[flow/run.sh]
#!/bin/bash
# the make line also repeats each setting of config.mk as NAME=value (left out here)
make -C /OpenROAD-flow-scripts/flow DESIGN_CONFIG=/design/flow/config.mk WORK_HOME=/design/flow/orfs CLKGATE_MAP_FILE= finish
[flow/config.mk]
export PLATFORM = sky130hd
export DESIGN_NAME = div
export DESIGN_NICKNAME = div
export VERILOG_FILES = /design/flow/design.v
export SDC_FILE = /design/flow/constraint.sdc
export NUM_CORES = 4
export LEC_CHECK = 0
export CAP_MARGIN = 20
export CELL_PAD_IN_SITES_DETAIL_PLACEMENT = 0
export CELL_PAD_IN_SITES_GLOBAL_PLACEMENT = 0
export CORE_ASPECT_RATIO = 1.81
export CORE_MARGIN = 2
export CORE_UTILIZATION = 71
export CTS_CLUSTER_DIAMETER = 28
export CTS_CLUSTER_SIZE = 85
export GPL_TIMING_DRIVEN = 1
export SETUP_SLACK_MARGIN = 1.19
export SLEW_MARGIN = 30
[flow/constraint.sdc]
create_clock -name core_clock -period 4.94 [get_ports {clk}]
set_input_delay 0.9880 -clock core_clock [delete_from_list [all_inputs] [get_ports {clk}]]
set_output_delay 0.9880 -clock core_clock [all_outputs]
set_load 0.01 [all_outputs]
[flow/design.v]
module div (
    input wire clk,
    input wire rst_n,
    input wire [32-1:0] dividend_i,     
    input wire [32-1:0] divisor_i,      
    input wire                       start_i,        
    input wire                       ctrl_ready_i,   
    input wire [                3:0] op_i,           
    output reg [32-1:0] result_o,   
    output reg busy_o,   
    output reg valid_o   
);
    typedef enum logic [3:0] {
        STATE_IDLE  = 4'b0001,
        STATE_START = 4'b0010,
        STATE_CALC  = 4'b0100,
        STATE_END   = 4'b1000
    } state_t;
    state_t state;
    reg [32-1:0] dividend_r;
    reg [32-1:0] divisor_r;
    reg [3:0] op_r;
    reg [31:0] count;
    reg [32-1:0] div_result;
    reg [32-1:0] div_remain;
    reg [32-1:0] minuend;
    reg invert_result;
    wire op_div = op_r[0];
    wire op_divu = op_r[1];
    wire op_rem = op_r[2];
    wire op_remu = op_r[3];
    wire [31:0] dividend_invert = (-dividend_r);
    wire [31:0] divisor_invert = (-divisor_r);
    wire minuend_ge_divisor = minuend >= divisor_r;
    wire [31:0] minuend_sub_res = minuend - divisor_r;
    wire [31:0] div_result_tmp = minuend_ge_divisor ? ({div_result[30:0], 1'b1}) : ({div_result[30:0], 1'b0});
    wire [31:0] minuend_tmp = minuend_ge_divisor ? minuend_sub_res[30:0] : minuend[30:0];
    wire [31:0] dividend_abs = dividend_r[31] ? -dividend_r : dividend_r;
    wire [31:0] divisor_abs = divisor_r[31] ? -divisor_r : divisor_r;
    always @(posedge clk) begin
        if (!rst_n) begin
            state         <= STATE_IDLE;
            result_o      <= 32'h0;
            div_result    <= 32'h0;
            div_remain    <= 32'h0;
            op_r          <= 4'h0;
            dividend_r    <= 32'h0;
            divisor_r     <= 32'h0;
            minuend       <= 32'h0;
            invert_result <= 1'b0;
            busy_o        <= 1'b0;
            valid_o       <= 1'b0;
            count         <= 32'h0;
        end else begin
            case (state)
                STATE_IDLE: begin
                    if (ctrl_ready_i) begin
                        valid_o <= 1'b0;
                        if (start_i == 1'b1) begin
                            op_r       <= op_i;
                            dividend_r <= dividend_i;
                            divisor_r  <= divisor_i;
                            state      <= STATE_START;
                            busy_o     <= 1'b1;
                        end else begin
                            op_r       <= 3'h0;
                            dividend_r <= 32'h0;
                            divisor_r  <= 32'h0;
                            result_o   <= 32'h0;
                            busy_o     <= 1'b0;
                        end
                    end
                end
                STATE_START: begin
                    valid_o <= 1'b0;
                    if (divisor_r == 32'h0) begin
                        if (op_div | op_divu) begin
                            result_o <= 32'hffffffff;
                        end else begin
                            result_o <= dividend_r;
                        end
                        state   <= STATE_IDLE;
                        busy_o  <= 1'b0;
                        valid_o <= 1'b1;
                    end else if (
                        (op_div | op_rem) ? (dividend_abs < divisor_abs) : (dividend_r < divisor_r)
                    ) begin
                        if (op_div) begin
                            result_o <= 32'b0;
                        end else if (op_rem) begin
                            result_o <= dividend_r;
                        end else if (op_divu) begin
                            result_o <= 32'b0;
                        end else if (op_remu) begin
                            result_o <= dividend_r;
                        end
                        state   <= STATE_IDLE;
                        busy_o  <= 1'b0;
                        valid_o <= 1'b1;
                    end else begin
                        busy_o     <= 1'b1;
                        count      <= 32'h40000000;
                        state      <= STATE_CALC;
                        div_result <= 32'h0;
                        div_remain <= 32'h0;
                        if (op_div | op_rem) begin
                            if (dividend_r[31] == 1'b1) begin
                                dividend_r <= dividend_invert;
                                minuend    <= dividend_invert[31];
                            end else begin
                                minuend <= dividend_r[31];
                            end
                            if (divisor_r[31] == 1'b1) begin
                                divisor_r <= divisor_invert;
                            end
                        end else begin
                            minuend <= dividend_r[31];
                        end
                        if ((op_div && (dividend_r[31] ^ divisor_r[31] == 1'b1))
                            || (op_rem && (dividend_r[31] == 1'b1))) begin
                            invert_result <= 1'b1;
                        end else begin
                            invert_result <= 1'b0;
                        end
                    end
                end
                STATE_CALC: begin
                    busy_o     <= 1'b1;
                    dividend_r <= {dividend_r[30:0], 1'b0};
                    div_result <= div_result_tmp;
                    count      <= {1'b0, count[31:1]};
                    if (|count) begin
                        minuend <= {minuend_tmp[30:0], dividend_r[30]};
                    end else begin
                        state <= STATE_END;
                        if (minuend_ge_divisor) begin
                            div_remain <= minuend_sub_res;
                        end else begin
                            div_remain <= minuend;
                        end
                    end
                end
                STATE_END: begin
                    state   <= STATE_IDLE;
                    busy_o  <= 1'b0;
                    valid_o <= 1'b1;
                    if (op_div | op_divu) begin
                        if (invert_result) begin
                            result_o <= (-div_result);
                        end else begin
                            result_o <= div_result;
                        end
                    end else begin
                        if (invert_result) begin
                            result_o <= (-div_remain);
                        end else begin
                            result_o <= div_remain;
                        end
                    end
                end
            endcase
        end
    end
endmodule
==> results of run 1 <==
[layer usage]
| layer | GRT overflow | track usage, % |
|---|---|---|
| met1 | 3 | 73.7 |
| met2 | 109 | 96.0 |
| met3 | 7 | 60.4 |
| met4 | 101 | 80.0 |
| met5 | 0 | 22.2 |
[metrics by stage]
stage,util [%],hold slack [ns]
detailed placement,82.3,0.459
floorplan,-,0.432
global placement,82.2,0.440
CTS,94.4,0.465
[repair_timing]
action	in CTS
pin swaps	16
cloned	19
buffers inserted	23
resized	139
setup endpoints to repair	228
==> results.txt, run 1 <==
yosys + openroad results -> ys cells 1967, hpwl dp 43500 um, Synth area leader dfxtp_1, mapped cell area 15700 um2, AO/OA Area Share 30.5%, placer congestion estimate 1.15, Main logic family AND-OR/OR-AND gates, Placeable Area 21900 um2, Synth top cell by count dfxtp_1, Row Count 73, GRT Overall Usage 76.9%, PortBufs 105, dpl ws -0.433 ns, Initial Util 71.8%, Die H 204 um, depth of the CTS H-tree 2, cts bufs inserted 40, placed cell areas 18000 um2, Post-Syn Instances 1967, area fraction in mux cells 0.779%, Commonest flop dfxtp_1, fa+ha+maj area frac 7.91%, register area share after synthesis 29.7%, yosys stat area 15700 um2, most instantiated cells after synthesis dfxtp_1 (234), nand2_1 (200), o21ai_0 (166), EDFF count, synth 0, Halt Stage 5_1_grt, Yosys reg bits 234, Synth top area share 29.7%, status stopped before the end, Ports 106, total gr overflow 220, Post-CTS Hold Fix Bufs 0, placed insts 2335, chip area 23400 um2, distinct lib cells 86, First Err [ERROR GRT-0116] Global routing finished with congestion. Check the congestion regions in the DRC Viewer., Chip Width 115 um, syn nets 2138, xor/xnor share 6.95%, maximum buffer depth of the clock tree 3, clk root buf clkbuf_16, Syn Area/Cell 8.01 um2, CTS Sinks 234, Ys Warns 1, top cells by area dfxtp_1 (30%), ha_1 (7.8%), o21ai_0 (5.3%), xnor2_1 (5.1%), nand2_1 (4.8%), simple share 18.6%, Async SR Flop Fraction 0%
==> run 2: changes to the inputs <==
Settings changed: ABC_AREA from default to 1, CELL_PAD_IN_SITES_DETAIL_PLACEMENT 0 to default, CELL_PAD_IN_SITES_GLOBAL_PLACEMENT 0 to default, CORE_ASPECT_RATIO 1.81 to default, CORE_UTILIZATION 71 to 65, CTS_CLUSTER_DIAMETER 28 to default, CTS_CLUSTER_SIZE 85 to default, GPL_TIMING_DRIVEN 1 to default, SETUP_SLACK_MARGIN 1.19 to -0.34, SLEW_MARGIN 30 to 20.
Clock period 4.94 ns to 4.99 ns, I/O delays scaled along.
==> run 2 against run 1 <==
Die size is 32% higher. The run now finishes clean. Area after synthesis is 22% higher. Synthesized cell count is 66% higher.
==> results.txt, run 2 <==
yosys + openroad results -> hold path startpoint dividend_r[0], placed insts 3615 (+55%), worst reg2reg setup slack 0.23 ns, Hold Path Stages 2, wl on met1 25700 um, Min Hold Slack 0.480 ns, top cells by area dfxtp_1 (24%), nand2_1 (17%), nor2_1 (9.9%), nand3_1 (8.1%), inv_1 (6.7%), Commonest flop dfxtp_1, Hold Crit Class reg2reg, status finished clean, hpwl dp 50100 um (+15%), Main logic family simple AND/OR/NAND/NOR gates, Initial Util 66.4% (-5.4 points), DRT antenna net count 0, total gr overflow 0, critical path class reg2reg, internal power 4.39 mW, delay of the slowest critical-path stage 0.58 ns, sequential cell area 4690 um2, post_cts resized 0 (-100%), DR top layer met5, distinct lib cells 58 (-33%), design area 21100 um2, slowest CP cell nand3_4, Setup TNS 0 ns, delay-heaviest family, CP simple AND/OR/NAND/NOR gates, dpl ws 0.427 ns (+0.860 ns), sequential fraction of design power 28.3%, Seq power 2.23 mW, CTS Sinks 234 (unchanged), detailed-route wire length per cell 18.7 um, Worst Setup Start Kind register, fin nets 3432, Syn Area/Cell 5.90 um2 (-26%), largest net degree at the start of global routing 107, tool warning count 29, Critical Path Sink Type register, VDD IR max 314 uV, cycle use final 95.4%, post-CTS setup buffers 0 (-100%), maximum buffer depth of the clock tree 3 (unchanged), number of cells on the worst reg-to-reg path 22, Gate power share 45.3%, r2r startpoint dividend_r[1], Chip Width 176 um (+53%), vias 22400, Combinational Power 3.57 mW, Pwr Total 7.88 mW, CTS clk-pin slew, worst paths 0.06 ns, P_clk 2.08 mW, syn nets 3428 (+60%), comb. cell area 12400 um2, # fillers 2499, GRT Overall Usage 42.7%, Synth top cell by count nand2_1, first-pass GRT wire length 106000 um, Final setup viols 0, Final Hold Viols 0, Placeable Area 28900 um2 (+32%), depth of the CTS H-tree 1 (-1), Antenna Cells 0, Pwr top combinational cells, mapped cell area 19200 um2 (+22%), placer congestion estimate 1.05 (-8.9%), wire length on met3 8700 um, Max-Cap Viols 0, Sw Pwr 3.49 mW, Non-Filler Instances 3665, Synth area leader dfxtp_1, DRT iter0 DRCs 3633, Slew headroom 37.7%, clock power share 26.3%, fin. max-slew vios 0, most frequent CP cell nand2_1, CP bufs+invs 2, capture point of the critical path div_remain[14], metal2 WL 29900 um, EDFF count, synth 0 (unchanged), measured slew at the worst slew-check pin 0.934 ns, drt via density 6.12, final worst setup slack 0.230 ns, TritonRoute pass-1 iters 11, xor/xnor share 3.14% (-3.8 points), clock tree from TritonCTS done, Post-CTS Hold Fix Bufs 0 (unchanged), Post-Syn Instances 3257 (+66%), Hold Path Sink dividend_r[0], number of global-route vias before repair 20200, drt drc 0, pwr/cell area 374 nW/um2, clk latency of the worst-skew pair 0.56 ns, antenna violations before repair 2, Synth top area share 24.4% (-5.4 points), CP arrival 5.20 ns, worst-path cell chain inv_1 > ha_1 > nand3_1 > nor2_1 > nand2_1 > nand2_1 > nand2_1 > xor2_1 > ha_1 > nand2_1 > inv_1 > nand3_1 > a31oi_1 > nor2_1 > nand2_1 > nand2_1 > nand2_1 > nand2_1 > nand2_4 > nand3_4 > nor2_1 > nor2_1, Layout area overhead 9.72%, register area share after synthesis 24.4% (-5.4 points), chip area 31000 um2 (+32%), ys cells 3257 (+66%), Yosys reg bits 234 (unchanged), Row Count 62 (-15%), post-layout minimum cycle time 4.76 ns, P_leak 10.3 nW, simple share 41.2% (+23 points), fmax 210 MHz, switching share of total power 44.3%, PortBufs 105 (unchanged), Async SR Flop Fraction 0% (unchanged), most instantiated cells after synthesis nand2_1 (856), nor2_1 (507), inv_1 (343), CP max FO 63, yosys stat area 19200 um2 (+22%), RR Endpoint div_remain[14], Ports 106 (unchanged), clk root buf clkbuf_16, total routed wirelength 68400 um, area fraction in mux cells 0% (-0.78 points), placed cell areas 20200 um2 (+12%), Critical Path Start dividend_r[1], cts bufs inserted 27 (-33%), AO/OA Area Share 13.7% (-17 points), WP data required 5.43 ns, fa+ha+maj area frac 6.48% (-1.4 points), Ys Warns 1 (unchanged), Die H 176 um (-14%), WP depth 22, final core occ 72.9%, skew final 0.0131 ns
-- run 2: layout make-up --
class	count	share of cell area, %
multi-input combinational	2509	58.8
sequential	234	22.2
inverter	356	6.35
timing repair buffer	133	6.03
clock buffer	37	3.52
tap	384	2.28
clock inverter	12	0.747
-- run 2: per-layer routing --
layer	GRT usage [%]	up-vias
li1	-	10600
met1	53.3	10100
met2	68.6	1465
met3	10.5	321
met4	21.7	4
met5	0	-
==> run 3: changes to the inputs <==
Settings changed: ABC_AREA 1 to default, CORE_UTILIZATION 65 to 71, CTS_CLUSTER_DIAMETER from default to 28, MAX_ROUTING_LAYER from default to met4, PLACE_DENSITY_LB_ADDON from default to 0.24, SETUP_SLACK_MARGIN -0.34 to 1.52, TNS_END_PERCENT from default to 5.
Clock period 4.99 ns to 5.43 ns, I/O delays scaled along.
==> run 3 against run 2 <==
The flow now stops in 5_1_grt. Die size shrank 24%. Area after synthesis is 18% lower. Synthesized cell count fell by 40%.
==> results.txt, run 3 <==
yosys + openroad results -> Main logic family AND-OR/OR-AND gates, Post-Syn Instances 1967 (-40%), Initial Util 72.2% (+5.7 points), Syn Area/Cell 8.01 um2 (+36%), fa+ha+maj area frac 7.91% (+1.4 points), PortBufs 105 (unchanged), top cells by area dfxtp_1 (30%), ha_1 (7.8%), o21ai_0 (5.3%), xnor2_1 (5.1%), nand2_1 (4.8%), Placeable Area 21800 um2 (-25%), total gr overflow 80, syn nets 2138 (-38%), clk root buf clkbuf_16, ys cells 1967 (-40%), AO/OA Area Share 30.5% (+17 points), maximum buffer depth of the clock tree 3 (unchanged), Synth top cell by count dfxtp_1, Yosys reg bits 234 (unchanged), yosys stat area 15700 um2 (-18%), Async SR Flop Fraction 0% (unchanged), Row Count 54 (-13%), Die H 153 um (-13%), placer congestion estimate 1.09 (+4.4%), mapped cell area 15700 um2 (-18%), First Err [ERROR GRT-0232] Routing congestion too high. Check the congestion heatmap in the GUI., register area share after synthesis 29.7% (+5.4 points), Synth top area share 29.7% (+5.4 points), chip area 23400 um2 (-24%), Chip Width 153 um (-13%), EDFF count, synth 0 (unchanged), Post-CTS Hold Fix Bufs 0 (unchanged), distinct lib cells 86 (+48%), Halt Stage 5_1_grt, cts bufs inserted 54 (+100%), CTS Sinks 234 (unchanged), simple share 18.6% (-23 points), Synth area leader dfxtp_1, most instantiated cells after synthesis dfxtp_1 (234), nand2_1 (200), o21ai_0 (166), hpwl dp 40600 um (-19%), area fraction in mux cells 0.779% (+0.78 points), xor/xnor share 6.95% (+3.8 points), GRT Overall Usage 81.4%, depth of the CTS H-tree 2 (+1), placed insts 2292 (-37%), Ys Warns 1 (unchanged), Commonest flop dfxtp_1, Ports 106 (unchanged), status stopped before the end
run 3: repair_timing:
action / CTS
setup buffers: 23
cloned: 6
setup endpoints to repair: 228
pin swaps: 25
gates resized: 45
hold endpoints to repair: 0
run 3: routing by layer:
metal  GRT overflow  track usage [%]
met1              0             80.0
met2             39             95.4
met3              3             65.8
met4             38             80.5
met5              -                -
run 3: metrics by stage:
| stage | hold slack, ns | utilization [%] | setup WS (ns) | cell area (um2) |
|---|---|---|---|---|
| after CTS | 0.478 | 90.1 | 0.362 | 19700 |
| after detailed placement | 0.457 | 79.4 | 0.107 | 17300 |
| after global placement | 0.443 | 79.4 | 0.194 | 17300 |
| after floorplan | 0.432 | - | 0.378 | 15900 |
==> run 4: changes to the inputs <==
Settings changed: CAP_MARGIN 20 to 10, CELL_PAD_IN_SITES_DETAIL_PLACEMENT from default to 2, CELL_PAD_IN_SITES_GLOBAL_PLACEMENT from default to 2, CORE_ASPECT_RATIO from default to 1.15, CORE_UTILIZATION 71 to 68, CTS_CLUSTER_DIAMETER 28 to 99, CTS_CLUSTER_SIZE from default to 56, GPL_ROUTABILITY_DRIVEN from default to 0, GPL_TIMING_DRIVEN from default to 0, MIN_ROUTING_LAYER from default to met2, PLACE_DENSITY_LB_ADDON 0.24 to 0.0, SETUP_SLACK_MARGIN 1.52 to 0.89, SLEW_MARGIN 20 to 0, TNS_END_PERCENT 5 to default.
Clock period 5.43 ns to 8.71 ns, I/O delays scaled along.
==> run 4 against run 3 <==
Area after synthesis did not move. Die size rose by 4.3%. Synthesized cell count did not move. The flow stops in 3_1_place_gp_skip_io.
==> results.txt, run 4 <==
yosys + openroad results -> Initial Util 69.5% (-2.7 points), chip area 24400 um2 (+4.3%), xor/xnor share 6.95% (unchanged), EDFF count, synth 0 (unchanged), register area share after synthesis 29.7% (unchanged), area fraction in mux cells 0.779% (unchanged), Yosys reg bits 234 (unchanged), Placeable Area 22700 um2 (+3.8%), First Err [ERROR FLW-0024] Place density exceeds 1.0 (current PLACE_DENSITY_LB_ADDON =  0.0). Please check if the value of  PLACE_DENSITY_LB_ADDON is between 0 and 0.99., Syn Area/Cell 8.01 um2 (unchanged), Row Count 59 (+9.3%), Commonest flop dfxtp_1, status stopped before the end, syn nets 2138 (unchanged), ys cells 1967 (unchanged), Synth area leader dfxtp_1, Post-Syn Instances 1967 (unchanged), Die H 167 um (+9.3%), yosys stat area 15700 um2 (unchanged), simple share 18.6% (unchanged), mapped cell area 15700 um2 (unchanged), most instantiated cells after synthesis dfxtp_1 (234), nand2_1 (200), o21ai_0 (166), Chip Width 146 um (-4.6%), Synth top area share 29.7% (unchanged), Async SR Flop Fraction 0% (unchanged), fa+ha+maj area frac 7.91% (unchanged), top cells by area dfxtp_1 (30%), ha_1 (7.8%), o21ai_0 (5.3%), xnor2_1 (5.1%), nand2_1 (4.8%), Synth top cell by count dfxtp_1, Ys Warns 1 (unchanged), distinct lib cells 86 (unchanged), Main logic family AND-OR/OR-AND gates, AO/OA Area Share 30.5% (unchanged), Halt Stage 3_1_place_gp_skip_io
==> run 5: changes to the inputs <==
Settings changed: ABC_AREA from default to 1, CAP_MARGIN 10 to 20, CELL_PAD_IN_SITES_DETAIL_PLACEMENT 2 to default, CELL_PAD_IN_SITES_GLOBAL_PLACEMENT 2 to default, CORE_ASPECT_RATIO 1.15 to default, CORE_UTILIZATION 68 to 70, CTS_CLUSTER_DIAMETER 99 to default, CTS_CLUSTER_SIZE 56 to default, GPL_ROUTABILITY_DRIVEN 0 to default, GPL_TIMING_DRIVEN 0 to default, MAX_ROUTING_LAYER met4 to default, MIN_ROUTING_LAYER met2 to default, PLACE_DENSITY from default to 0.36, PLACE_DENSITY_LB_ADDON 0.0 to default, SETUP_SLACK_MARGIN 0.89 to default, SLEW_MARGIN 0 to 20.
Clock period 8.71 ns to 6.7 ns, I/O delays scaled along.
==> run 5 against run 4 <==
Now clean on timing, DRC and antenna. Synthesized cell count increased by 66%. Die size rose by 18%. Area after synthesis up 22%.
==> results.txt, run 5 <==
yosys + openroad results -> most frequent CP cell nand2_1, Hold Path Stages 2, CP arrival 5.40 ns, slowest CP cell dfxtp_1, CTS Sinks 234, Synth top cell by count nand2_1, critical path class reg2reg, antenna violations before repair 1, CTS clk-pin slew, worst paths 0.06 ns, Final Hold Viols 0, yosys stat area 19200 um2 (+22%), most instantiated cells after synthesis nand2_1 (856), nor2_1 (507), inv_1 (343), top cells by area dfxtp_1 (24%), nand2_1 (17%), nor2_1 (9.9%), nand3_1 (8.1%), inv_1 (6.7%), tool warning count 30, Worst Setup Start Kind register, EDFF count, synth 0 (unchanged), dpl ws 2.06 ns, sequential fraction of design power 29.0%, chip area 28800 um2 (+18%), delay-heaviest family, CP simple AND/OR/NAND/NOR gates, Ports 106, Yosys reg bits 234 (unchanged), pwr/cell area 275 nW/um2, WP data required 7.18 ns, Row Count 60 (+1.7%), Initial Util 71.3% (+1.9 points), Critical Path Sink Type register, area fraction in mux cells 0% (-0.78 points), Hold Path Sink count[0], largest net degree at the start of global routing 106, Gate power share 46.0%, clock power share 25.0%, skew final 0.0147 ns, Seq power 1.66 mW, RSZ-0062 raised after global routing no, mapped cell area 19200 um2 (+22%), Slew headroom 22.2%, status finished clean, simple share 41.2% (+23 points), Setup TNS 0 ns, capture point of the critical path div_remain[7], Hold Crit Class reg2reg, vias 22900, number of global-route vias before repair 20400, cycle use final 73.5%, Antenna Cells 0, clk latency of the worst-skew pair 0.56 ns, design area 20900 um2, PortBufs 105, Synth top area share 24.4% (-5.4 points), P_clk 1.44 mW, RR Endpoint div_remain[7], Combinational Power 2.64 mW, CP max FO 63, worst reg2reg setup slack 1.78 ns, clock tree from TritonCTS done, Pwr top combinational cells, hold path startpoint count[0], switching share of total power 44.7%, Post-CTS Hold Fix Bufs 0, hpwl dp 49100 um, drt via density 6.33, register area share after synthesis 24.4% (-5.4 points), Final setup viols 0, fmax 203 MHz, Max-Cap Viols 0, syn nets 3428 (+60%), Commonest flop dfxtp_1, Sw Pwr 2.57 mW, Async SR Flop Fraction 0% (unchanged), DRT antenna net count 0, fin nets 3422, delay of the slowest critical-path stage 0.95 ns, Critical Path Start dividend_r[31], fa+ha+maj area frac 6.48% (-1.4 points), Layout area overhead 8.69%, post-layout minimum cycle time 4.92 ns, placed cell areas 20100 um2, CP bufs+invs 1, Placeable Area 27000 um2 (+19%), DRT iter0 DRCs 3929, Post-Syn Instances 3257 (+66%), xor/xnor share 3.14% (-3.8 points), P_leak 10.3 nW, VDD IR max 256 uV, distinct lib cells 58 (-33%), depth of the CTS H-tree 1, ys cells 3257 (+66%), post_cts resized 0, detailed-route wire length per cell 18.8 um, internal power 3.18 mW, cts bufs inserted 26, placer congestion estimate 1.07, AO/OA Area Share 13.7% (-17 points), TritonRoute pass-1 iters 10, first-pass GRT wire length 105000 um, post-CTS setup buffers 0, number of cells on the worst reg-to-reg path 16, maximum buffer depth of the clock tree 3, final worst setup slack 1.78 ns, worst-path cell chain clkinv_1 > nand2_1 > a21boi_0 > ha_1 > nand2_1 > nor2_1 > nand2_1 > a21oi_1 > nor2_1 > nand2_1 > nand2_1 > nand2_4 > nand3_4 > nand2_1 > nand2_1 > nor2_1, drt drc 0, total gr overflow 0, total routed wirelength 67800 um, final core occ 77.5%, Synth area leader dfxtp_1, Ys Warns 1 (unchanged), Chip Width 170 um (+16%), fin. max-slew vios 0, GRT Overall Usage 45.7%, measured slew at the worst slew-check pin 1.17 ns, r2r startpoint dividend_r[31], clk root buf clkbuf_16, Die H 170 um (+1.5%), Main logic family simple AND/OR/NAND/NOR gates, Syn Area/Cell 5.90 um2 (-26%), WP depth 16
==> run 5: metal layers <==
metal  global-route usage [%]  vias to the layer above  routed length, um
met3                     9.68                      355               9040
met2                     72.6                     1721              29500
met1                     57.4                    10200              24700
met4                     26.5                        0               4630
met5                        0                        -                  0
li1                         -                    10600                  -
==> run 5: final cells by class <==
type | count | area (um2)
Multi-Input combinational cell | 2509 | 12400
Fill cell | 2148 | 6050
Sequential cell | 234 | 4690
Inverter | 356 | 1340
Timing Repair Buffer | 124 | 1190
Clock buffer | 35 | 734
Tap cell | 341 | 427
Clock inverter | 12 | 104
==> run 5: metrics by stage <==
stage | hold slack (ns) | total power [mW] | cells
4_1_cts | 0.473 | 5.62 | 3611
3_5_place_dp | 0.471 | 4.20 | 3564
5_1_grt | 0.504 | 6.06 | 3611
6_report | 0.474 | 5.74 | 3611
2_1_floorplan | 0.444 | 3.54 | 3257
3_3_place_gp | 0.452 | 4.12 | 3564
==> run 6: changes to the inputs <==
Settings changed: ABC_AREA 1 to default, CELL_PAD_IN_SITES_DETAIL_PLACEMENT from default to 0, CELL_PAD_IN_SITES_GLOBAL_PLACEMENT from default to 0, CORE_ASPECT_RATIO from default to 1.81, CORE_UTILIZATION 70 to 72, CTS_CLUSTER_SIZE from default to 85, GPL_TIMING_DRIVEN from default to 1, HOLD_SLACK_MARGIN from default to -0.1, PLACE_DENSITY 0.36 to default, PLACE_DENSITY_LB_ADDON from default to 0.07, SLEW_MARGIN 20 to 30.
Clock period 6.7 ns to 5.07 ns, I/O delays scaled along.
==> run 6 against run 5 <==
Die size is 20% lower. The run now fails in 5_1_grt. Synthesized cell count is 40% lower. Area after synthesis is 18% lower.
==> results.txt, run 6 <==
yosys + openroad results -> xor/xnor share 6.95% (+3.8 points), hpwl dp 43400 um (-12%), chip area 23100 um2 (-20%), Ys Warns 1 (unchanged), Syn Area/Cell 8.01 um2 (+36%), Initial Util 73.5% (+2.1 points), Row Count 72 (+20%), First Err [ERROR GRT-0232] Routing congestion too high. Check the congestion heatmap in the GUI., Async SR Flop Fraction 0% (unchanged), ys cells 1967 (-40%), placer congestion estimate 1.10 (+2.9%), PortBufs 105 (unchanged), syn nets 2138 (-38%), Die H 203 um (+20%), Post-CTS Hold Fix Bufs 0 (unchanged), Halt Stage 5_1_grt, cts bufs inserted 23 (-12%), Commonest flop dfxtp_1, depth of the CTS H-tree 1 (unchanged), mapped cell area 15700 um2 (-18%), Synth top area share 29.7% (+5.4 points), Synth area leader dfxtp_1, Synth top cell by count dfxtp_1, status stopped before the end, yosys stat area 15700 um2 (-18%), maximum buffer depth of the clock tree 3 (unchanged), Chip Width 114 um (-33%), most instantiated cells after synthesis dfxtp_1 (234), nand2_1 (200), o21ai_0 (166), Yosys reg bits 234 (unchanged), simple share 18.6% (-23 points), area fraction in mux cells 0.779% (+0.78 points), Ports 106 (unchanged), Main logic family AND-OR/OR-AND gates, Post-Syn Instances 1967 (-40%), clk root buf clkbuf_16, distinct lib cells 86 (+48%), fa+ha+maj area frac 7.91% (+1.4 points), total gr overflow 194, CTS Sinks 234 (unchanged), AO/OA Area Share 30.5% (+17 points), top cells by area dfxtp_1 (30%), ha_1 (7.8%), o21ai_0 (5.3%), xnor2_1 (5.1%), nand2_1 (4.8%), placed insts 2314 (-35%), EDFF count, synth 0 (unchanged), GRT Overall Usage 74.9%, register area share after synthesis 29.7% (+5.4 points), Placeable Area 21400 um2 (-20%)
[run 6: metal layers]
layer / overflow / global-route usage (%)
met2: 86 / 94.1
met3: 9 / 52.3
met4: 98 / 85.3
met1: 1 / 73.2
met5: 0 / 11.6
[run 6: what timing repair did]
action | 4_1_cts
setup buffers | 15
endpoints found under the setup margin | 187
pin swaps | 35
gates cloned | 3
resized | 37
[run 6: stage by stage]
stage	cell area, um2	utilization, %	worst slack [ns]	power, mW	hold slack, ns
after floorplan	15800	-	0.0169	2.97	0.432
after global placement	17600	81.9	0.0523	3.48	0.459
after detailed placement	17600	82.1	-0.342	3.55	0.464
after CTS	18700	87.3	-0.0393	5.40	0.488
==> run 7: changes to the inputs <==
Settings changed: CORE_ASPECT_RATIO 1.81 to 1.15, CORE_UTILIZATION 72 to 44, CTS_CLUSTER_SIZE 85 to 56, GPL_TIMING_DRIVEN 1 to 0, HOLD_SLACK_MARGIN -0.1 to default, MAX_ROUTING_LAYER from default to met4, MIN_ROUTING_LAYER from default to met2, PLACE_DENSITY from default to 0.5, PLACE_DENSITY_LB_ADDON 0.07 to default, SETUP_SLACK_MARGIN from default to 0.89, SLEW_MARGIN 30 to 0.
Clock period 5.07 ns to 8.71 ns, I/O delays scaled along.
==> run 7 against run 6 <==
Area after synthesis did not move. The run now finishes clean. Die size grew 61%. Synthesized cell count unchanged.
==> results.txt, run 7 <==
yosys + openroad results -> status finished clean, Setup TNS 0 ns, Gate power share 27.1%, Pwr Total 3.27 mW, Pwr top registers, chip area 37300 um2 (+61%), ys cells 1967 (unchanged), Hold Crit Class reg2reg, drt via density 8.90, largest net degree at the start of global routing 15, delay of the slowest critical-path stage 0.67 ns, placed cell areas 17400 um2 (-1.2%), PortBufs 105 (unchanged), Non-Filler Instances 2592, P_clk 1.19 mW, Main logic family AND-OR/OR-AND gates, hpwl dp 54700 um (+26%), vias 23100, Placeable Area 35400 um2 (+65%), most frequent CP cell or4_1, clock tree from TritonCTS done, Ys Warns 1 (unchanged), fa+ha+maj area frac 7.91% (unchanged), total routed wirelength 72200 um, r2r startpoint dividend_r[7], Yosys reg bits 234 (unchanged), Synth top area share 29.7% (unchanged), switching share of total power 36.1%, simple share 18.6% (unchanged), CTS clk-pin slew, worst paths 0.06 ns, Synth top cell by count dfxtp_1, most instantiated cells after synthesis dfxtp_1 (234), nand2_1 (200), o21ai_0 (166), Syn Area/Cell 8.01 um2 (unchanged), yosys stat area 15700 um2 (unchanged), distinct lib cells 86 (unchanged), Initial Util 44.5% (-29 points), maximum buffer depth of the clock tree 3 (unchanged), area fraction in mux cells 0.779% (unchanged), capture point of the critical path minuend[21], Synth area leader dfxtp_1, DRT iter0 DRCs 6600, first-pass GRT wire length 105000 um, sequential fraction of design power 36.5%, design area 18300 um2, top cells by area dfxtp_1 (30%), ha_1 (7.8%), o21ai_0 (5.3%), xnor2_1 (5.1%), nand2_1 (4.8%), register area share after synthesis 29.7% (unchanged), Layout area overhead 16.3%, tool warning count 28, CP bufs+invs 1, Die H 207 um (+1.9%), number of cells on the worst reg-to-reg path 17, WP data required 9.22 ns, Post-CTS Hold Fix Bufs 0 (unchanged), TritonRoute pass-1 iters 13, detailed-route wire length per cell 27.9 um, Final Hold Viols 0, Sw Pwr 1.18 mW, Combinational Power 0.887 mW, placer congestion estimate 1.15 (+4.6%), Max-Cap Viols 0, fin. max-slew vios 0, RSZ-0062 raised after global routing no, critical path class reg2reg, fmax 139 MHz, Chip Width 180 um (+58%), xor/xnor share 6.95% (unchanged), Commonest flop dfxtp_1, EDFF count, synth 0 (unchanged), AO/OA Area Share 30.5% (unchanged), P_leak 6.83 nW, cycle use final 82.6%, delay-heaviest family, CP simple AND/OR/NAND/NOR gates, measured slew at the worst slew-check pin 1.28 ns, worst reg2reg setup slack 1.52 ns, Worst Setup Start Kind register, Slew headroom 14.1%, pwr/cell area 178 nW/um2, CP max FO 10, Critical Path Start dividend_r[7], RR Endpoint minuend[21], Min Hold Slack 0.479 ns, Critical Path Sink Type register, CTS Sinks 234 (unchanged), syn nets 2138 (unchanged), clock power share 36.3%, Final setup viols 0, Seq power 1.19 mW, Ports 106 (unchanged), clk latency of the worst-skew pair 0.61 ns, GRT Overall Usage 59.6%, post-CTS setup buffers 0 (-15), hold path startpoint minuend[18], CP arrival 7.71 ns, antenna violations before repair 0, clk root buf clkbuf_16, internal power 2.09 mW, number of global-route vias before repair 24000, WP depth 17, slowest CP cell nor4_4, fin nets 2277, Hold Path Sink minuend[18], depth of the CTS H-tree 1 (unchanged), post-layout minimum cycle time 7.19 ns, Post-Syn Instances 1967 (unchanged), Async SR Flop Fraction 0% (unchanged), Hold Path Stages 2, Row Count 74 (+2.8%), worst-path cell chain or4_1 > nor3_1 > nand3_1 > or3_1 > nand2b_1 > o41ai_1 > xnor2_1 > ha_1 > nand4_1 > or4_1 > or4b_1 > a31oi_2 > o32ai_2 > nor4_4 > nand2_1 > clkbuf_2 > o21ai_0, drt drc 0, post_cts resized 0 (-100%), cts bufs inserted 27 (+17%), VDD IR max 145 uV, placed insts 2531 (+9.4%), skew final 0.0232 ns, total gr overflow 0, mapped cell area 15700 um2 (unchanged), DRT antenna net count 0
## run 7: layer usage
metal | global-route usage (%) | up-vias | part of all wire (%)
met5 | - | - | 0
met4 | 28.5 | 0 | 18
met1 | - | 7586 | 0
li1 | - | 7582 | -
met3 | 68.1 | 1239 | 38
met2 | 67.7 | 6657 | 44
## run 7: layout make-up
cell class / count / area (um2)
flip-flops and latches: 234 / 4680
plain buffers: 137 / 626
well taps: 456 / 571
clock buffers: 41 / 818
inverters: 61 / 229
repair buffers: 110 / 1090
multi-input cells: 1535 / 10200
fillers: 3517 / 17100
diodes: 12 / 30.0
clock inverters: 6 / 55.1
## run 7: metrics by stage
stage | setup slack (ns) | utilization, %
final | 1.52 | 51.8
after global routing | 1.24 | 51.7
after CTS | 1.91 | 51.7
after detailed placement | 1.92 | 49.2
after global placement | 1.98 | 49.1
after floorplan | 3.38 | -
==> run 8: changes to the inputs <==
Settings changed: ABC_AREA from default to 0, CELL_PAD_IN_SITES_DETAIL_PLACEMENT 0 to default, CELL_PAD_IN_SITES_GLOBAL_PLACEMENT 0 to default, CORE_ASPECT_RATIO 1.15 to default, CORE_UTILIZATION 44 to 64, CTS_CLUSTER_SIZE 56 to default, GPL_TIMING_DRIVEN 0 to default, MAX_ROUTING_LAYER met4 to default, MIN_ROUTING_LAYER met2 to default, PLACE_DENSITY 0.5 to 0.36, SETUP_SLACK_MARGIN 0.89 to default, SLEW_MARGIN 0 to 20.
Clock period 8.71 ns to 3.98 ns, I/O delays scaled along.
==> run 8 against run 7 <==
The flow now stops in 5_1_grt. Die size decreased by 31%. Synthesized cell count stayed put. Area after synthesis unchanged.
==> results.txt, run 8 <==
yosys + openroad results -> mapped cell area 15700 um2 (unchanged), Ys Warns 1 (unchanged), AO/OA Area Share 30.5% (unchanged), Synth top area share 29.7% (unchanged), register area share after synthesis 29.7% (unchanged), hpwl dp 42400 um (-22%), most instantiated cells after synthesis dfxtp_1 (234), nand2_1 (200), o21ai_0 (166), chip area 25900 um2 (-31%), Ports 106 (unchanged), top cells by area dfxtp_1 (30%), ha_1 (7.8%), o21ai_0 (5.3%), xnor2_1 (5.1%), nand2_1 (4.8%), xor/xnor share 6.95% (unchanged), status stopped before the end, Async SR Flop Fraction 0% (unchanged), cts bufs inserted 25 (-7.4%), simple share 18.6% (unchanged), Initial Util 64.9% (+20 points), Placeable Area 24200 um2 (-31%), Row Count 57 (-23%), Chip Width 161 um (-11%), maximum buffer depth of the clock tree 3 (unchanged), Synth area leader dfxtp_1, EDFF count, synth 0 (unchanged), Die H 161 um (-22%), ys cells 1967 (unchanged), placer congestion estimate 1.06 (-7.8%), Commonest flop dfxtp_1, syn nets 2138 (unchanged), depth of the CTS H-tree 1 (unchanged), fa+ha+maj area frac 7.91% (unchanged), Post-Syn Instances 1967 (unchanged), Halt Stage 5_1_grt, clk root buf clkbuf_16, Main logic family AND-OR/OR-AND gates, PortBufs 105 (unchanged), area fraction in mux cells 0.779% (unchanged), distinct lib cells 86 (unchanged), Syn Area/Cell 8.01 um2 (unchanged), yosys stat area 15700 um2 (unchanged), CTS Sinks 234 (unchanged), Synth top cell by count dfxtp_1, placed cell areas 18800 um2 (+7.8%), Yosys reg bits 234 (unchanged)
==> run 8: per-stage QoR <==
| stage | std cells | util (%) | TNS [ns] | setup slack, ns |
|---|---|---|---|---|
| after floorplan | 1967 | - | -201.78 | -1.07 |
| after global placement | 2482 | 77.3 | -273.87 | -1.30 |
| after detailed placement | 2482 | 77.3 | -297.44 | -1.43 |
| after CTS | 2582 | 87.3 | -211.01 | -1.02 |
==> run 8: repair_timing <==
| action | in CTS |
|---|---|
| gates cloned | 21 |
| hold endpoints to repair | 0 |
| pin swaps | 35 |
| endpoints found under the setup margin | 228 |
| hold buffers | 0 |
| resized | 169 |
| setup buffers | 34 |
==> run 9: changes to the inputs <==
Settings changed: CORE_UTILIZATION 64 to 70, TNS_END_PERCENT from default to 15.
Clock period 3.98 ns to 3.75 ns, I/O delays scaled along.
==> run 9 against run 8 <==
The run again fails in 5_1_grt. Die size is 8.4% lower. Synthesized cell count stayed put. Area after synthesis stayed put.
==> results.txt, run 9 <==
yosys + openroad results -> status stopped before the end, Halt Stage 5_1_grt, chip area 23700 um2 (-8.4%), Ports 106 (unchanged), maximum buffer depth of the clock tree 3 (unchanged), Die H 154 um (-4.3%), placed cell areas 18800 um2 (+0.20%), Commonest flop dfxtp_1, Yosys reg bits 234 (unchanged), PortBufs 105 (unchanged), Synth top cell by count dfxtp_1, Ys Warns 1 (unchanged), cts bufs inserted 25 (unchanged), distinct lib cells 86 (unchanged), placer congestion estimate 1.12 (+5.9%), clk root buf clkbuf_16, Post-Syn Instances 1967 (unchanged), Syn Area/Cell 8.01 um2 (unchanged), placed insts 2464 (-0.73%), xor/xnor share 6.95% (unchanged), top cells by area dfxtp_1 (30%), ha_1 (7.8%), o21ai_0 (5.3%), xnor2_1 (5.1%), nand2_1 (4.8%), Row Count 54 (-5.3%), CTS Sinks 234 (unchanged), yosys stat area 15700 um2 (unchanged), EDFF count, synth 0 (unchanged), Chip Width 154 um (-4.3%), syn nets 2138 (unchanged), mapped cell area 15700 um2 (unchanged), AO/OA Area Share 30.5% (unchanged), Initial Util 71.7% (+6.8 points), Post-CTS Hold Fix Bufs 0 (unchanged), depth of the CTS H-tree 1 (unchanged), fa+ha+maj area frac 7.91% (unchanged), area fraction in mux cells 0.779% (unchanged), Async SR Flop Fraction 0% (unchanged), Placeable Area 22000 um2 (-9.4%), ys cells 1967 (unchanged), register area share after synthesis 29.7% (unchanged), hpwl dp 42400 um (about the same), Synth area leader dfxtp_1, most instantiated cells after synthesis dfxtp_1 (234), nand2_1 (200), o21ai_0 (166), simple share 18.6% (unchanged), Main logic family AND-OR/OR-AND gates, Synth top area share 29.7% (unchanged)
run 9: what timing repair did:
action | in CTS
endpoints found under the setup margin | 228
cloned | 3
pin swaps | 62
resized | 105
setup buffers | 9
run 9: per-stage QoR:
step                      hold WS [ns]  worst slack, ns
after floorplan                  0.432            -1.30
after global placement           0.451            -1.52
after detailed placement         0.451            -1.73
after CTS                        0.471            -1.30
==> run 10: changes to the inputs <==
Settings changed: ABC_AREA 0 to default, CORE_UTILIZATION 70 to 44, PLACE_DENSITY 0.36 to 0.65, SETUP_SLACK_MARGIN from default to 2.68, TNS_END_PERCENT 15 to default.
Clock period 3.75 ns to 11.5 ns, I/O delays scaled along.
==> run 10 against run 9 <==
The run now finishes clean. Area after synthesis stayed put. Synthesized cell count unchanged. Die size is 57% higher.
==> results.txt, run 10 <==
yosys + openroad results -> Synth top area share 29.7% (unchanged), Final Hold Viols 0, number of cells on the worst reg-to-reg path 16, VDD IR max 131 uV, EDFF count, synth 0 (unchanged), Hold Path Stages 2, Setup TNS 0 ns, Final setup viols 0, # fillers 3468, Syn Area/Cell 8.01 um2 (unchanged), Sw Pwr 0.783 mW, largest net degree at the start of global routing 83, placer congestion estimate 0.979 (-13%), Combinational Power 0.591 mW, fin. max-slew vios 0, ys cells 1967 (unchanged), maximum buffer depth of the clock tree 3 (unchanged), DRT antenna net count 0, CP arrival 7.06 ns, delay-heaviest family, CP simple AND/OR/NAND/NOR gates, Hold Crit Class reg2reg, area fraction in mux cells 0.779% (unchanged), number of global-route vias before repair 14300, Worst Setup Start Kind register, P_leak 6.66 nW, internal power 1.62 mW, clk root buf clkbuf_16, Yosys reg bits 234 (unchanged), syn nets 2138 (unchanged), Max-Cap Viols 0, Commonest flop dfxtp_1, Critical Path Start dividend_r[7], Main logic family AND-OR/OR-AND gates, Initial Util 44.5% (-27 points), Critical Path Sink Type register, register area share after synthesis 29.7% (unchanged), TritonRoute pass-1 iters 7, Min Hold Slack 0.477 ns, Layout area overhead 13.7%, distinct lib cells 86 (unchanged), worst-path cell chain or4_1 > nor3_1 > nand3_1 > or3_1 > nand2b_1 > o41ai_1 > xnor2_1 > ha_1 > nand4_1 > or4_1 > or4b_1 > a31oi_2 > o32ai_2 > nor4_4 > nand2_1 > o32ai_1, drt drc 0, total gr overflow 0, depth of the CTS H-tree 1 (unchanged), Non-Filler Instances 2468, pwr/cell area 134 nW/um2, RR Endpoint minuend[31], first-pass GRT wire length 85700 um, P_clk 0.914 mW, Seq power 0.901 mW, hpwl dp 42200 um (-0.47%), skew final 0.0274 ns, CTS clk-pin slew, worst paths 0.06 ns, Ys Warns 1 (unchanged), DRT iter0 DRCs 1573, fa+ha+maj area frac 7.91% (unchanged), final core occ 50.6%, top cells by area dfxtp_1 (30%), ha_1 (7.8%), o21ai_0 (5.3%), xnor2_1 (5.1%), nand2_1 (4.8%), yosys stat area 15700 um2 (unchanged), CTS Sinks 234 (unchanged), hold path startpoint minuend[10], Slew headroom 27.2%, switching share of total power 32.5%, cycle use final 57.1%, total routed wirelength 56300 um, post-layout minimum cycle time 6.57 ns, cts bufs inserted 28 (+12%), Post-CTS Hold Fix Bufs 0 (unchanged), Ports 106 (unchanged), Synth area leader dfxtp_1, delay of the slowest critical-path stage 0.67 ns, antenna violations before repair 2, Pwr Total 2.41 mW, fmax 152 MHz, CP max FO 17, Gate power share 24.6%, clock tree from TritonCTS done, vias 15700, clk latency of the worst-skew pair 0.59 ns, r2r startpoint dividend_r[7], sequential cell area 4690 um2, PortBufs 105 (unchanged), CP bufs+invs 0, capture point of the critical path minuend[31], Chip Width 193 um (+25%), detailed-route wire length per cell 22.8 um, placed insts 2418 (-1.9%), GRT Overall Usage 30.0%, sequential fraction of design power 37.4%, fin nets 2158, chip area 37300 um2 (+57%), worst reg2reg setup slack 4.93 ns, WP data required 11.99 ns, Row Count 69 (+28%), Async SR Flop Fraction 0% (unchanged), xor/xnor share 6.95% (unchanged), Placeable Area 35400 um2 (+61%), Pwr top clock, clock power share 38.0%, Die H 193 um (+25%), RSZ-0062 raised after global routing no, status finished clean, most instantiated cells after synthesis dfxtp_1 (234), nand2_1 (200), o21ai_0 (166), critical path class reg2reg, WP depth 16, most frequent CP cell or4_1, Synth top cell by count dfxtp_1, Post-Syn Instances 1967 (unchanged), simple share 18.6% (unchanged), post_cts resized 0 (-100%), slowest CP cell nor4_4, comb. cell area 10200 um2, tool warning count 26, drt via density 6.36, post-CTS setup buffers 0 (-9), measured slew at the worst slew-check pin 1.09 ns, Hold Path Sink minuend[10], mapped cell area 15700 um2 (unchanged), AO/OA Area Share 30.5% (unchanged)
## run 10: metrics by stage
stage	setup slack (ns)	instance area [um2]
final	4.93	17900
after global routing	4.59	17900
after CTS	4.96	17900
after detailed placement	4.97	17000
after global placement	4.88	16900
after floorplan	6.17	15700
## run 10: per-layer routing
layer	vias to the layer above	global-route usage, %	wire (um)
met5	-	0	0
li1	7401	-	-
met1	7488	42.2	24700
met4	0	10.7	2230
met2	689	46.3	24700
met3	126	4.72	4710
## run 10: layout make-up
type	instances	area share (%)
flip-flops and latches	234	26.2
well taps	461	3.22
clock inverters	8	0.657
inverters	61	1.28
repair buffers	127	6.76
clock buffers	41	4.63
diodes	1	0.0140
multi-input cells	1535	57.3
==> run 11: changes to the inputs <==
Settings changed: CELL_PAD_IN_SITES_DETAIL_PLACEMENT from default to 0, CORE_ASPECT_RATIO from default to 1.57, GPL_TIMING_DRIVEN from default to 0, PLACE_DENSITY 0.65 to 0.57, SETUP_SLACK_MARGIN 2.68 to default.
Clock period 11.5 ns to 8.83 ns, I/O delays scaled along.
==> run 11 against run 10 <==
Core utilization up 1.3 points. Non-clock buffer count up 116. Register-to-register slack worse by 3.2 ns. Fmax down 6.9%. Routed wire length up 21%. Combinational power up about 40%. Clock skew down 0.0076 ns. Power up 31%. Critical path type unchanged. Critical endpoint is now minuend[18]. Highest routed layer is now met5.
==> results.txt, run 11 <==
yosys + openroad results -> yosys stat area 15700 um2 (unchanged), placer congestion estimate 1.02 (+3.7%), RSZ-0062 raised after global routing no, delay-heaviest family, CP simple AND/OR/NAND/NOR gates, PortBufs 105 (unchanged), clock power share 36.9% (-1.1 points), Synth top cell by count dfxtp_1, Synth area leader dfxtp_1, CP arrival 7.55 ns (+0.49 ns), EDFF count, synth 0 (unchanged), Critical Path Sink Type register, drt drc 0 (unchanged), top cells by area dfxtp_1 (30%), ha_1 (7.8%), o21ai_0 (5.3%), xnor2_1 (5.1%), nand2_1 (4.8%), measured slew at the worst slew-check pin 1.11 ns (+0.0145 ns), WP data required 9.32 ns (-2.67 ns), internal power 2.08 mW (+28%), clk latency of the worst-skew pair 0.58 ns (about the same), simple share 18.6% (unchanged), mapped cell area 15700 um2 (unchanged), Worst Setup Start Kind register, fa+ha+maj area frac 7.91% (unchanged), clock tree from TritonCTS done, GRT Overall Usage 35.8% (+5.8 points), Hold Path Stages 1 (-1), switching share of total power 34.0% (+1.5 points), drt via density 6.39 (+0.48%), comb. cell area 10200 um2 (-0.21%), DRT iter0 DRCs 1386 (-12%), RR Endpoint minuend[18], Synth top area share 29.7% (unchanged), CTS Sinks 234 (unchanged), tool warning count 26 (unchanged), number of global-route vias before repair 15900 (+11%), Yosys reg bits 234 (unchanged), Final Hold Viols 0 (unchanged), Hold Path Sink count[0], number of cells on the worst reg-to-reg path 17 (+1), total gr overflow 0 (unchanged), Antenna Cells 0 (-1), Slew headroom 25.3% (-1.9 points), Setup TNS 0 ns (unchanged), worst-path cell chain or4_1 > nor3_1 > nand3_1 > or3_1 > nand2b_1 > o41ai_1 > xnor2_1 > ha_1 > nand4_1 > or4_1 > or4b_1 > a31oi_2 > o32ai_2 > nor4_4 > nand2_1 > clkbuf_2 > o21ai_0, most instantiated cells after synthesis dfxtp_1 (234), nand2_1 (200), o21ai_0 (166), register area share after synthesis 29.7% (unchanged), clk root buf clkbuf_16, P_clk 1.16 mW (+27%), Max-Cap Viols 0 (unchanged), largest net degree at the start of global routing 16 (-81%), Async SR Flop Fraction 0% (unchanged), AO/OA Area Share 30.5% (unchanged), Syn Area/Cell 8.01 um2 (unchanged), grt met1 use 37.8% (-4.4 points), sequential cell area 4680 um2 (about the same), detailed-route wire length per cell 26.6 um (+17%), Hold Crit Class reg2reg, Initial Util 44.8% (+0.27 points), TritonRoute pass-1 iters 6 (-1), capture point of the critical path minuend[18], critical path class reg2reg, post-CTS setup buffers 0 (unchanged), area fraction in mux cells 0.779% (unchanged), Main logic family AND-OR/OR-AND gates, cycle use final 80.0% (+23 points), Commonest flop dfxtp_1, Seq power 1.17 mW (+30%), GR Util met2 64.2% (+18 points), Gate power share 26.2% (+1.6 points), hold path startpoint count[0], Placeable Area 35200 um2 (-0.59%), GRT busiest layer met2, delay of the slowest critical-path stage 0.71 ns (+0.04 ns), post_cts resized 0 (unchanged), status finished clean, GR Layer Usage met3 3.99% (-0.74 points), Row Count 86 (+25%), Sw Pwr 1.07 mW (+37%), CP max FO 10 (-7), hpwl dp 54500 um (+29%), cts bufs inserted 25 (-11%), xor/xnor share 6.95% (unchanged), Pwr Total 3.15 mW (+31%), Ports 106 (unchanged), fin. max-slew vios 0 (unchanged), vias 16400 (+4.2%), post-layout minimum cycle time 7.06 ns (+0.488 ns), Layout area overhead 15.9%, total routed wirelength 68100 um (+21%), skew final 0.0197 ns (-0.00762 ns), CP bufs+invs 1 (+1), ys cells 1967 (unchanged), depth of the CTS H-tree 1 (unchanged), DRT antenna net count 0 (unchanged), worst reg2reg setup slack 1.77 ns (-3.16 ns), antenna violations before repair 2 (unchanged), Final setup viols 0 (unchanged), chip area 37400 um2 (+0.10%), Combinational Power 0.825 mW (+40%), distinct lib cells 86 (unchanged), Post-Syn Instances 1967 (unchanged), syn nets 2138 (unchanged), Pwr top registers, r2r startpoint dividend_r[7], fin nets 2271 (+5.2%), Die H 241 um (+25%), fmax 142 MHz (-6.9%), VDD IR max 135 uV (+3.6%), sequential fraction of design power 37.0% (-0.4 points), Ys Warns 1 (unchanged), slowest CP cell o41ai_1, # fillers 3493 (+0.72%), WP depth 17 (+1), Post-CTS Hold Fix Bufs 0 (unchanged), maximum buffer depth of the clock tree 3 (unchanged), pwr/cell area 173 nW/um2 (+28%), P_leak 6.82 nW (+2.4%), CTS clk-pin slew, worst paths 0.07 ns (about the same), first-pass GRT wire length 99200 um (+16%), most frequent CP cell or4_1, Critical Path Start dividend_r[7], Chip Width 155 um (-20%)
## run 11: stage by stage
step / cell area, um2 / utilization [%] / setup WS, ns / instances / hold WS [ns]
after floorplan: 15700 / - / 3.50 / 1967 / 0.432
after global placement: 17400 / 49.3 / 1.97 / 2512 / 0.461
after detailed placement: 17400 / 49.4 / 1.92 / 2513 / 0.470
after CTS: 18300 / 51.9 / 1.92 / 2559 / 0.489
after global routing: 18300 / 51.9 / 1.54 / 2559 / 0.513
final: 18300 / 51.9 / 1.77 / 2559 / 0.488
## run 11: cell type report
cell class	count	share of cell area [%]
buffer	137	3.43
clock buffer	33	3.92
clock inverter	13	0.918
inverter	61	1.25
multi-input combinational	1535	56.0
sequential	234	25.7
tap	440	3.01
timing repair buffer	106	5.80
## run 11: layer usage
metal  routed length, um  vias to the layer above
li1                    -                     7644
met1               24100                     7746
met2               33400                      717
met3                4120                      252
met4                6500                        2
met5                  13                        -
==> run 12: changes to the inputs <==
Settings changed: ABC_AREA from default to 1, CAP_MARGIN 20 to 15, CELL_PAD_IN_SITES_DETAIL_PLACEMENT 0 to 1, CORE_ASPECT_RATIO 1.57 to 1.86, CORE_MARGIN 2 to 5, CORE_UTILIZATION 44 to 40, CTS_CLUSTER_DIAMETER from default to 192, GPL_ROUTABILITY_DRIVEN from default to 0, GPL_TIMING_DRIVEN 0 to default, HOLD_SLACK_MARGIN from default to 0.03, MAX_ROUTING_LAYER from default to met4, MIN_ROUTING_LAYER from default to met2, PLACE_DENSITY 0.57 to default, SETUP_SLACK_MARGIN from default to -0.61.
Clock period 8.83 ns to 8.0 ns, I/O delays scaled along.
==> run 12 against run 11 <==
Non-clock buffer count fell by 120. Area after synthesis up 22%. Critical path depth shrank 2. Routed wire length rose by 24%. Worst setup slack better by 0.39 ns. Clock power is 18% higher. Via count is 91% higher. First-iteration DRC count grew to 5.9 times the previous value. Cell count increased by 52%. Largest power group is now combinational cells. Highest routed layer is now met4.
==> results.txt, run 12 <==
yosys + openroad results -> Synth top cell by count nand2_1, Yosys reg bits 234 (unchanged), VDD IR max 209 uV (+55%), design area 21300 um2 (+17%), area fraction in mux cells 0% (-0.78 points), P_clk 1.37 mW (+18%), Synth top area share 24.4% (-5.4 points), CP bufs+invs 2 (+1), EDFF count, synth 0 (unchanged), Syn Area/Cell 5.90 um2 (-26%), Ports 106 (unchanged), capture point of the critical path count[3], final worst setup slack 2.16 ns (+0.394 ns), cycle use final 73.0% (-7.0 points), RSZ-0062 raised after global routing no, DRT antenna net count 0 (unchanged), Chip Width 171 um (+10%), CP max FO 71 (+61), delay of the slowest critical-path stage 1.03 ns (+0.32 ns), r2r startpoint dividend_r[31], Async SR Flop Fraction 0% (unchanged), TritonRoute pass-1 iters 40 (+34), switching share of total power 47.2% (+13 points), placed cell areas 20400 um2 (+17%), GR Layer Usage met3 52.4% (+48 points), # fillers 6575 (+88%), xor/xnor share 3.14% (-3.8 points), DRT iter0 DRCs 8193 (+490%), Hold Path Sink count[0], drt drc 0 (unchanged), measured slew at the worst slew-check pin 1.14 ns (+0.0295 ns), WP depth 15 (-2), GRT busiest layer met2, critical path class reg2reg, Placeable Area 47600 um2 (+35%), clk root buf clkbuf_16, CTS Sinks 234 (unchanged), placed insts 3832 (+52%), maximum buffer depth of the clock tree 3 (unchanged), chip area 52800 um2 (+41%), RR Endpoint count[3], first-pass GRT wire length 127000 um (+28%), most instantiated cells after synthesis nand2_1 (856), nor2_1 (507), inv_1 (343), Hold Path Stages 2 (+1), delay-heaviest family, CP buffers and inverters, fin nets 3421 (+51%), total gr overflow 0 (unchanged), Synth area leader dfxtp_1, Die H 309 um (+28%), CTS clk-pin slew, worst paths 0.08 ns (about the same), hpwl dp 61400 um (+13%), CP arrival 6.32 ns (-1.23 ns), fin. max-slew vios 0 (unchanged), AO/OA Area Share 13.7% (-17 points), Pwr top combinational cells, Final setup viols 0 (unchanged), dpl ws 2.61 ns (+0.690 ns), post-CTS setup buffers 0 (unchanged), fmax 171 MHz (+21%), grt met1 use 0% (-38 points), Combinational Power 2.39 mW (+190%), largest net degree at the start of global routing 96 (+80), GR Util met2 56.3% (-8.0 points), Post-CTS Hold Fix Bufs 0 (unchanged), slowest CP cell dfxtp_1, top cells by area dfxtp_1 (24%), nand2_1 (17%), nor2_1 (9.9%), nand3_1 (8.1%), inv_1 (6.7%), worst-path cell chain clkinv_1 > o21ai_0 > xor2_1 > ha_1 > a21oi_1 > o21ai_0 > nand2_1 > o211ai_1 > nor2_1 > nand2_1 > nand3_4 > nand2_4 > inv_2 > nand2_1 > a21oi_1, post_cts resized 0 (unchanged), fa+ha+maj area frac 6.48% (-1.4 points), ys cells 3257 (+66%), detailed-route wire length per cell 21.8 um (-18%), Gate power share 46.2% (+20 points), number of cells on the worst reg-to-reg path 15 (-2), Main logic family simple AND/OR/NAND/NOR gates, Worst Setup Start Kind register, final core occ 44.8% (-7.1 points), Ys Warns 1 (unchanged), antenna violations before repair 0 (-2), Setup TNS 0 ns (unchanged), Critical Path Sink Type register, P_leak 10.3 nW (+51%), Row Count 109 (+27%), Layout area overhead 10.9%, Slew headroom 24.3% (-1.0 points), Seq power 1.41 mW (+21%), worst reg2reg setup slack 2.16 ns (+0.39 ns), Pwr Total 5.17 mW (+64%), Sw Pwr 2.44 mW (+130%), number of global-route vias before repair 32500 (+100%), vias 31200 (+91%), Post-Syn Instances 3257 (+66%), GRT Overall Usage 47.7% (+12 points), internal power 2.73 mW (+31%), most frequent CP cell nand2_1, total routed wirelength 84400 um (+24%), Non-Filler Instances 3881 (+52%), PortBufs 105 (unchanged), Hold Crit Class reg2reg, status finished clean, Commonest flop dfxtp_1, drt via density 8.04 (+26%), mapped cell area 19200 um2 (+22%), yosys stat area 19200 um2 (+22%), clock power share 26.5% (-10 points), distinct lib cells 58 (-33%), syn nets 3428 (+60%), Max-Cap Viols 0 (unchanged), depth of the CTS H-tree 1 (unchanged), sequential fraction of design power 27.3% (-9.7 points), Critical Path Start dividend_r[31], pwr/cell area 242 nW/um2 (+40%), Min Hold Slack 0.478 ns (-0.00957 ns), register area share after synthesis 24.4% (-5.4 points), tool warning count 26 (unchanged), skew final 0.0427 ns (+0.0230 ns), clock tree from TritonCTS done, WP data required 8.49 ns (-0.83 ns), Final Hold Viols 0 (unchanged), hold path startpoint count[0], clk latency of the worst-skew pair 0.60 ns (+0.02 ns), cts bufs inserted 26 (+4.0%), Initial Util 40.4% (-4.4 points), simple share 41.2% (+23 points), post-layout minimum cycle time 5.84 ns (-1.22 ns)
==> run 12: cell type report <==
type	count	area (um2)	share of cell area, %
Sequential cell	234	4690	22.0
Clock buffer	28	689	3.23
Clock inverter	20	238	1.11
Antenna cell	1	2.50	0.0117
Inverter	356	1340	6.28
Timing Repair Buffer	123	1180	5.55
Tap cell	610	763	3.58
Multi-Input combinational cell	2509	12400	58.2
==> run 12: metal layers <==
layer / up-vias / part of all wire [%]
met2: 8635 / 47
met1: 10500 / 0
met5: - / 0
li1: 10500 / -
met3: 1546 / 34
met4: 0 / 18
==> run 13: changes to the inputs <==
Settings changed: ABC_AREA 1 to default, CAP_MARGIN 15 to 20, CELL_PAD_IN_SITES_DETAIL_PLACEMENT 1 to default, CORE_ASPECT_RATIO 1.86 to default, CORE_MARGIN 5 to 2, CTS_CLUSTER_DIAMETER 192 to default, GPL_ROUTABILITY_DRIVEN 0 to default, HOLD_SLACK_MARGIN 0.03 to default, MAX_ROUTING_LAYER met4 to default, MIN_ROUTING_LAYER met2 to default, PLACE_DENSITY from default to 0.65, SETUP_SLACK_MARGIN -0.61 to default.
==> run 13 against run 12 <==
Sequential share of layout area increased by 4.1 points. Die size down 22%. Worst setup slack got worse by 0.70 ns. Largest power group is now registers.
==> results.txt, run 13 <==
yosys + openroad results -> status finished clean, ys cells 1967 (-40%), design area 17900 um2 (-16%), Hold Crit Class reg2reg, cts bufs inserted 27 (+3.8%), CP arrival 7.06 ns (+0.74 ns), Max-Cap Viols 0 (unchanged), Hold Path Sink count[0], EDFF count, synth 0 (unchanged), Synth area leader dfxtp_1, CP bufs+invs 0 (-2), total gr overflow 0 (unchanged), Post-Syn Instances 1967 (-40%), Final setup viols 0 (unchanged), depth of the CTS H-tree 1 (unchanged), clock power share 37.2% (+11 points), detailed-route wire length per cell 22.7 um (+4.4%), clock tree from TritonCTS done, maximum buffer depth of the clock tree 3 (unchanged), simple share 18.6% (-23 points), PortBufs 105 (unchanged), antenna violations before repair 1 (+1), Chip Width 202 um (+19%), WP depth 17 (+2), Commonest flop dfxtp_1, Worst Setup Start Kind register, DRT antenna net count 0 (unchanged), Setup TNS 0 ns (unchanged), CTS clk-pin slew, worst paths 0.06 ns (-0.02 ns), drt via density 6.21 (-23%), hpwl dp 43100 um (-30%), DRT iter0 DRCs 1831 (-78%), cycle use final 81.7% (+8.7 points), yosys stat area 15700 um2 (-18%), P_clk 1.28 mW (-7%), number of global-route vias before repair 14200 (-56%), VDD IR max 154 uV (-27%), clk latency of the worst-skew pair 0.59 ns (about the same), Main logic family AND-OR/OR-AND gates, Async SR Flop Fraction 0% (unchanged), P_leak 6.64 nW (-35%), area fraction in mux cells 0.779% (+0.78 points), Layout area overhead 14.0%, AO/OA Area Share 30.5% (+17 points), Initial Util 40.7% (+0.26 points), Synth top cell by count dfxtp_1, Pwr top registers, Final Hold Viols 0 (unchanged), CP max FO 62 (-13%), final core occ 46.3% (+1.5 points), Row Count 72 (-34%), total routed wirelength 57400 um (-32%), dpl ws 1.63 ns (-0.985 ns), RR Endpoint count[1], register area share after synthesis 29.7% (+5.4 points), pwr/cell area 192 nW/um2 (-21%), first-pass GRT wire length 87300 um (-31%), Slew headroom 24.6% (+0.34 points), delay-heaviest family, CP simple AND/OR/NAND/NOR gates, Gate power share 25.2% (-21 points), wire length on met3 5340 um (-82%), mapped cell area 15700 um2 (-18%), GRT Overall Usage 27.4% (-20 points), measured slew at the worst slew-check pin 1.12 ns (-0.0196 ns), Post-CTS Hold Fix Bufs 0 (unchanged), vias 15700 (-50%), CTS Sinks 234 (unchanged), fa+ha+maj area frac 7.91% (+1.4 points), xor/xnor share 6.95% (+3.8 points), internal power 2.29 mW (-16%), skew final 0.0401 ns (-0.00265 ns), critical path class reg2reg, Ys Warns 1 (unchanged), largest net degree at the start of global routing 83 (-14%), wl on met1 26500 um (+26500 um), fin nets 2157 (-37%), sequential fraction of design power 37.6% (+10 points), Placeable Area 38700 um2 (-19%), chip area 41000 um2 (-22%), metal2 WL 23400 um (-42%), Hold Path Stages 1 (-1), top cells by area dfxtp_1 (30%), ha_1 (7.8%), o21ai_0 (5.3%), xnor2_1 (5.1%), nand2_1 (4.8%), Yosys reg bits 234 (unchanged), capture point of the critical path count[1], Critical Path Start dividend_r[7], Sw Pwr 1.16 mW (-53%), Die H 202 um (-34%), Critical Path Sink Type register, worst reg2reg setup slack 1.47 ns (-0.70 ns), Seq power 1.30 mW (-8%), hold path startpoint count[0], placed cell areas 17000 um2 (-16%), WP data required 8.53 ns (+0.04 ns), slowest CP cell nor2_8, placer congestion estimate 1.00, most instantiated cells after synthesis dfxtp_1 (234), nand2_1 (200), o21ai_0 (166), Syn Area/Cell 8.01 um2 (+36%), RSZ-0062 raised after global routing no, number of cells on the worst reg-to-reg path 17 (+2), DR top layer met4, fin. max-slew vios 0 (unchanged), post-CTS setup buffers 0 (unchanged), post-layout minimum cycle time 6.53 ns (+0.696 ns), worst-path cell chain or4_1 > nor3_1 > nand3_1 > or3_1 > nand2b_1 > o41ai_1 > xnor2_1 > ha_1 > nand4_1 > or4_1 > or4b_1 > a31oi_2 > nor3_1 > or2_0 > o21a_4 > nor2_8 > a22o_1, clk root buf clkbuf_16, Synth top area share 29.7% (+5.4 points), final worst setup slack 1.47 ns (-0.696 ns), drt drc 0 (unchanged), TritonRoute pass-1 iters 6 (-85%), # fillers 3874 (-41%), delay of the slowest critical-path stage 0.65 ns (-0.38 ns), Combinational Power 0.867 mW (-64%), r2r startpoint dividend_r[7], switching share of total power 33.6% (-14 points), Ports 106 (unchanged), syn nets 2138 (-38%), tool warning count 26 (unchanged), distinct lib cells 86 (+48%), fmax 153 MHz (-11%), post_cts resized 0 (unchanged)
==> run 13: area by class of cell <==
type | instances | area, um2 | area share, %
Multi-Input combinational cell | 1535 | 10300 | 57.1
Inverter | 61 | 229 | 1.28
Antenna cell | 1 | 2.50 | 0.0139
Clock inverter | 13 | 158 | 0.878
Tap cell | 518 | 648 | 3.61
Sequential cell | 234 | 4690 | 26.1
Timing Repair Buffer | 127 | 1210 | 6.76
Clock buffer | 37 | 753 | 4.20
==> run 13: routing by layer <==
| layer | global-route usage, % | vias up |
|---|---|---|
| met1 | 40.5 | 7430 |
| met5 | 0 | - |
| met2 | 39.6 | 718 |
| li1 | - | 7435 |
| met3 | 4.90 | 95 |
| met4 | 9.62 | 0 |
==> run 13: metrics by stage <==
step	total power, mW	hold WS [ns]	cells
2_1_floorplan	1.87	0.432	1967
3_3_place_gp	2.15	0.457	2474
3_5_place_dp	2.16	0.462	2475
4_1_cts	3.44	0.482	2525
5_1_grt	3.59	0.520	2525
6_report	3.45	0.485	2526
Power figures rest on the tool's default switching activity, not on a simulated workload.
